==> indigo <==
// matrix_mul
module matrix_mul(
    input wire clk,
    input wire reset,
    input wire start,
    input wire [8:0][7:0] matrix_a,
    input wire [8:0][7:0] matrix_b,
    output reg [8:0][15:0] result,
    output reg done
);
clock: 10.0 ns
lec_check: 0
cap_margin: 40
core_aspect_ratio: 0.5
core_margin: 2
core_utilization: 55
cts_cluster_diameter: 376
cts_cluster_size: 80
hold_slack_margin: -0.07
slew_margin: 5
tns_end_percent: 15
run.sh (not shown) runs the stock make flow with config.mk's settings and CLKGATE_MAP_FILE=.
==> violet: changes against indigo <==
==> flow/config.mk (replaced) <==
export PLATFORM = sky130hd
export DESIGN_NAME = matrix_mul
export DESIGN_NICKNAME = matrix_mul
export VERILOG_FILES = /design/flow/design.v
export SDC_FILE = /design/flow/constraint.sdc
export NUM_CORES = 4
export LEC_CHECK = 0
export CAP_MARGIN = 20
export CORE_MARGIN = 2
export CORE_UTILIZATION = 66
export SLEW_MARGIN = 20
export TNS_END_PERCENT = 70
==> flow/constraint.sdc (replaced) <==
create_clock -name core_clock -period 6.67 [get_ports {clk}]
set_input_delay 1.3340 -clock core_clock [delete_from_list [all_inputs] [get_ports {clk}]]
set_output_delay 1.3340 -clock core_clock [all_outputs]
set_load 0.01 [all_outputs]
==> tundra: changes against indigo <==
==> flow/config.mk (replaced) <==
export PLATFORM = sky130hd
export DESIGN_NAME = matrix_mul
export DESIGN_NICKNAME = matrix_mul
export VERILOG_FILES = /design/flow/design.v
export SDC_FILE = /design/flow/constraint.sdc
export NUM_CORES = 4
export LEC_CHECK = 0
export CAP_MARGIN = 20
export CORE_MARGIN = 2
export CORE_UTILIZATION = 37
export PLACE_DENSITY = 0.6
export SLEW_MARGIN = 20
==> flow/constraint.sdc (replaced) <==
create_clock -name core_clock -period 7.91 [get_ports {clk}]
set_input_delay 1.5820 -clock core_clock [delete_from_list [all_inputs] [get_ports {clk}]]
set_output_delay 1.5820 -clock core_clock [all_outputs]
set_load 0.01 [all_outputs]
==> changes_impl.md <==
## Implementation

- Met3 Use GR: 47.11%
- FP Util: 67.53%
- Outcome: aborted with a tool error
- Placed cell area: 0.01588 mm2
- Tool Error: [ERROR GRT-0232] Routing congestion too high. Check the congestion heatmap in the GUI.
- DIE WIDTH: 140.0 um
- Met1 usage: 65.82%
- Setup WS pre-CTS: -440.5 ps
- Final global-route overflow total: 45
- Met2 usage: 90.98%
- Inst Count DP: 1522
- Failing step: global routing
- Chip Height: 140.0 um
-- figures above: violet

==> changes_impl.md <==
## Implementation

- Met3 Use GR: 2.602%
- Setup WS pre-CTS: 441.6 ps
- Chip Height: 185.7 um
- Outcome: no timing/DRC/antenna violations
- Inst Count DP: 1660
- FP Util: 37.54%
- Final global-route overflow total: 0
-- figures above: tundra

==> changes_impl.md <==
## Implementation

- Outcome: no timing/DRC/antenna violations
- Met1 usage: 37.37%
- Chip Height: 109.4 um
- Placed cell area: 0.01548 mm2
- Setup WS pre-CTS: 2200 ps
- Met3 Use GR: 5.920%
- DIE WIDTH: 214.8 um
- Inst Count DP: 1523
- Met2 usage: 43.83%
-- figures above: indigo


==> inputs of trial 74 <==
==> flow/design.v <==
module matrix_mul(
    input wire clk,
    input wire reset,
    input wire start,
    input wire [8:0][7:0] matrix_a,
    input wire [8:0][7:0] matrix_b,
    output reg [8:0][15:0] result,
    output reg done
);
reg [3:0] state;
reg [3:0] i, j, k;
reg [15:0] sum;
localparam IDLE = 4'd0, MULTIPLY = 4'd1, DONE = 4'd2;
always @(posedge clk or posedge reset) begin
    if (reset) begin
        state <= IDLE;
        done <= 0;
        i <= 0;
        j <= 0;
        k <= 0;
        sum <= 0;
    end else begin
        case (state)
            IDLE: begin
                if (start) begin
                    state <= MULTIPLY;
                    i <= 0;
                    j <= 0;
                    k <= 0;
                    sum <= 0;
                    done <= 0;
                end
            end
            MULTIPLY: begin
                if (k == 3) begin
                    result[i*3 + j] <= sum;
                    sum <= 0;
                    k <= 0;
                    if (j == 2) begin
                        j <= 0;
                        if (i == 2) begin
                            state <= DONE;
                        end else begin
                            i <= i + 1;
                        end
                    end else begin
                        j <= j + 1;
                    end
                end else begin
                    sum <= sum + matrix_a[i*3 + k] * matrix_b[k*3 + j];
                    k <= k + 1;
                end
            end
            DONE: begin
                done <= 1;
                state <= IDLE;
            end
        endcase
    end
end
endmodule
==> flow/run.sh <==
#!/bin/bash
# the make line also repeats each setting of config.mk as NAME=value (left out here)
make -C /OpenROAD-flow-scripts/flow DESIGN_CONFIG=/design/flow/config.mk WORK_HOME=/design/flow/orfs CLKGATE_MAP_FILE= finish
==> flow/config.mk <==
export PLATFORM = sky130hd
export DESIGN_NAME = matrix_mul
export DESIGN_NICKNAME = matrix_mul
export VERILOG_FILES = /design/flow/design.v
export SDC_FILE = /design/flow/constraint.sdc
export NUM_CORES = 4
export LEC_CHECK = 0
export CAP_MARGIN = 20
export CELL_PAD_IN_SITES_GLOBAL_PLACEMENT = 0
export CORE_ASPECT_RATIO = 0.86
export CORE_MARGIN = 2
export CORE_UTILIZATION = 66
export CTS_CLUSTER_DIAMETER = 125
export GPL_TIMING_DRIVEN = 1
export MAX_ROUTING_LAYER = met4
export SLEW_MARGIN = 20
export TNS_END_PERCENT = 75
==> flow/constraint.sdc <==
create_clock -name core_clock -period 6.57 [get_ports {clk}]
set_input_delay 1.3140 -clock core_clock [delete_from_list [all_inputs] [get_ports {clk}]]
set_output_delay 1.3140 -clock core_clock [all_outputs]
set_load 0.01 [all_outputs]
==> inputs of trial 46, as changes to trial 74 <==
Settings changed: CORE_ASPECT_RATIO 0.86 to 0.5, CORE_UTILIZATION 66 to 32, CTS_CLUSTER_DIAMETER 125 to default, GPL_TIMING_DRIVEN 1 to 0, MAX_ROUTING_LAYER met4 to met5, PLACE_DENSITY from default to 0.41, SETUP_SLACK_MARGIN from default to 1.09, TNS_END_PERCENT 75 to default.
==> flow/constraint.sdc (replaced) <==
create_clock -name core_clock -period 4.44 [get_ports {clk}]
set_input_delay 0.8880 -clock core_clock [delete_from_list [all_inputs] [get_ports {clk}]]
set_output_delay 0.8880 -clock core_clock [all_outputs]
set_load 0.01 [all_outputs]
==> inputs of trial 73, as changes to trial 74 <==
Settings changed: CELL_PAD_IN_SITES_GLOBAL_PLACEMENT 0 to default, CORE_ASPECT_RATIO 0.86 to default, CORE_UTILIZATION 66 to 40, CTS_CLUSTER_DIAMETER 125 to default, GPL_TIMING_DRIVEN 1 to default, MAX_ROUTING_LAYER met4 to default, PLACE_DENSITY from default to 0.6, TNS_END_PERCENT 75 to default.
==> flow/constraint.sdc (replaced) <==
create_clock -name core_clock -period 7.91 [get_ports {clk}]
set_input_delay 1.5820 -clock core_clock [delete_from_list [all_inputs] [get_ports {clk}]]
set_output_delay 1.5820 -clock core_clock [all_outputs]
set_load 0.01 [all_outputs]
==> inputs of build 62, as changes to trial 74 <==
Settings changed: CELL_PAD_IN_SITES_GLOBAL_PLACEMENT 0 to default, CORE_ASPECT_RATIO 0.86 to default, CORE_UTILIZATION 66 to 59, CTS_CLUSTER_DIAMETER 125 to default, GPL_TIMING_DRIVEN 1 to default, MAX_ROUTING_LAYER met4 to default, SETUP_SLACK_MARGIN from default to -0.35, TNS_END_PERCENT 75 to 5.
==> flow/constraint.sdc (replaced) <==
create_clock -name core_clock -period 4.39 [get_ports {clk}]
set_input_delay 0.8780 -clock core_clock [delete_from_list [all_inputs] [get_ports {clk}]]
set_output_delay 0.8780 -clock core_clock [all_outputs]
set_load 0.01 [all_outputs]
==> notes <==
Trial 73 finished with timing, DRC and antenna clean. Trial 74 never finished: it broke off in global routing (5_1_grt). Build 62 finished with setup timing left. Trial 46 completed and failed the layout checks on setup timing.
The highest power belongs to build 62, the lowest to trial 73.
Between build 62 and trial 46, the lower via count is in trial 46 (gap about 7%, measured against trial 46).
Sequential power: trial 46 is higher than trial 73 (78%).
The highest clock power belongs to build 62, the lowest to trial 73.
The lowest register-to-register slack belongs to trial 46, the highest to trial 73.
The lowest first-iteration DRC count belongs to trial 46, the highest to build 62.
Die area: trial 74 < build 62 < trial 73 < trial 46.
==> figures <==
| item | trial 73 | trial 46 | build 62 | trial 74 |
|---|---|---|---|---|
| Result of the run | complete, no violations | complete, but fails checks | complete, but fails checks | aborted with a tool error |
| Stage where the flow stopped | - | - | - | global routing (5_1_grt) |
| Reasons for failing layout checks | - | setup timing | setup timing | - |
| Logic share of the area | 0.403 | 0.392 | 0.390 | - |
| Final wirelength | 31900 µm | 36800 µm | 35900 µm | - |
| Number of max-cap violations | 0 | 0 | 0 | - |
| Endpoint of the most critical setup path | sum[14] | sum[14] | sum[15] | - |
| Worst slew slack as a fraction of its limit | 0.272 | 0.500 | 0.420 | - |
| Seq cells | 176 | 176 | 176 | - |
| Startpoint of the worst setup timing path | k[0] | i[0] | k[0] | - |
| Kind of critical path | reg -> reg | reg -> reg | reg -> reg | - |
| Die width | 179 µm | 280 µm | 148 µm | 151 µm |
| Crit path time final | 7.34 ns | 6.75 ns | 6.57 ns | - |
| Worst hold path class | reg -> reg | reg -> reg | reg -> reg | - |
| Cells resized by post-CTS repair | 0 | 145 | 32 | 79 |
| Met2 WL | 15700 µm | 18100 µm | 18700 µm | - |
| Logic inverters | 96 | 96 | 96 | - |
| Combinational gate area | 0.00649 mm² | 0.00713 mm² | 0.00683 mm² | - |

==> inputs of run M <==
// matrix_mul: RTL as listed in full above, without the edits since
clock: 4.79 ns
lec_check: 0
abc_area: 1
cap_margin: 20
core_margin: 2
core_utilization: 69
cts_cluster_diameter: 241
cts_cluster_size: 98
place_density: 0.39
slew_margin: 20
tns_end_percent: 10
==> run P: changes against run M <==
- ABC_AREA: 1 -> unset
- CELL_PAD_IN_SITES_GLOBAL_PLACEMENT: unset -> 0
- CORE_ASPECT_RATIO: unset -> 0.86
- CORE_UTILIZATION: 69 -> 61
- CTS_CLUSTER_DIAMETER: 241 -> unset
- CTS_CLUSTER_SIZE: 98 -> unset
- GPL_TIMING_DRIVEN: unset -> 1
- MAX_ROUTING_LAYER: unset -> met4
- PLACE_DENSITY: 0.39 -> unset
- TNS_END_PERCENT: 10 -> 5
==> flow/constraint.sdc (replaced) <==
create_clock -name core_clock -period 4.67 [get_ports {clk}]
set_input_delay 0.9340 -clock core_clock [delete_from_list [all_inputs] [get_ports {clk}]]
set_output_delay 0.9340 -clock core_clock [all_outputs]
set_load 0.01 [all_outputs]
==> run C: changes against run M <==
- ABC_AREA: 1 -> unset
- CELL_PAD_IN_SITES_GLOBAL_PLACEMENT: unset -> 0
- CORE_ASPECT_RATIO: unset -> 0.86
- CORE_UTILIZATION: 69 -> 56
- CTS_CLUSTER_DIAMETER: 241 -> unset
- CTS_CLUSTER_SIZE: 98 -> unset
- GPL_TIMING_DRIVEN: unset -> 1
- MAX_ROUTING_LAYER: unset -> met5
- PLACE_DENSITY: 0.39 -> 0.41
- TNS_END_PERCENT: 10 -> unset
==> flow/constraint.sdc (replaced) <==
create_clock -name core_clock -period 5.94 [get_ports {clk}]
set_input_delay 1.1880 -clock core_clock [delete_from_list [all_inputs] [get_ports {clk}]]
set_output_delay 1.1880 -clock core_clock [all_outputs]
set_load 0.01 [all_outputs]
==> run Z: changes against run M <==
- ABC_AREA: 1 -> unset
- CORE_UTILIZATION: 69 -> 40
- CTS_CLUSTER_DIAMETER: 241 -> unset
- CTS_CLUSTER_SIZE: 98 -> unset
- PLACE_DENSITY: 0.39 -> unset
- SETUP_SLACK_MARGIN: unset -> 2.41
- SLEW_MARGIN: 20 -> 15
- TNS_END_PERCENT: 10 -> unset
==> flow/constraint.sdc (replaced) <==
create_clock -name core_clock -period 10.0 [get_ports {clk}]
set_input_delay 2.0000 -clock core_clock [delete_from_list [all_inputs] [get_ports {clk}]]
set_output_delay 2.0000 -clock core_clock [all_outputs]
set_load 0.01 [all_outputs]
==> results <==
- Run P reached the layout checks and failed them: negative setup slack. Run C reached the layout checks and failed them: negative setup slack. Run Z finished clean. Run M failed in clock tree synthesis (4_1_cts).
- Worst setup slack, lowest first: run P, run C, run Z.
- Of run M and run C, run M has the higher synthesized cell count (gap about 50%, measured against run C).
- The lowest core utilization belongs to run Z, the highest to run P.
- Against run C, the clock power of run P is higher by about 30%.
- In run Z the critical path depth is lower than in run C, by 4.
- The highest final cell count belongs to run C, the lowest to run Z.
- Clock skew: run C < run P < run Z.
==> figures <==
| item | run M | run P | run Z | run C |
|---|---|---|---|---|
| Number of antenna violations at the first check in global routing | - | 1 | 0 | 0 |
| Wire length of the first global-routing pass | - | 55770 µm | 49740 µm | 50070 µm |
| WHS Endpoint | - | state[0] | state[0] | state[0] |
| Final setup violation count | - | 13 | 0 | 7 |
| Kind of end point of the critical path | - | flip-flop | flip-flop | flip-flop |
| Non-clock buffer share | - | 24.16% | 18.74% | 23.80% |
| Adder Share, Synth | 14.93% | 15.59% | 15.59% | 15.59% |
| Critical R2R Capture | - | sum[14] | sum[14] | sum[14] |
| Result of the run | aborted with a tool error | failed layout checks | finished clean | failed layout checks |
| Failing step | clock tree synthesis (4_1_cts) | - | - | - |
| Violated checks | - | negative setup slack | - | negative setup slack |
| Number of clock buffers inserted by TritonCTS | - | 17 | 17 | 17 |
| Post-placement cell area | 16810 µm² | 16470 µm² | 15450 µm² | 16320 µm² |
| Overall power consumption | - | 3.296 mW | 1.516 mW | 2.568 mW |
| Fraction of standard cell area that is sequential | - | 29.27% | 31.75% | 29.26% |
| Transition time at the pin with the least slew margin | - | 1.034 ns | 1.047 ns | 0.9038 ns |
| Multi-input logic portion of the cell area | - | 39.34% | 40.71% | 39.54% |
Power figures rest on the tool's default switching activity, not on a simulated workload.
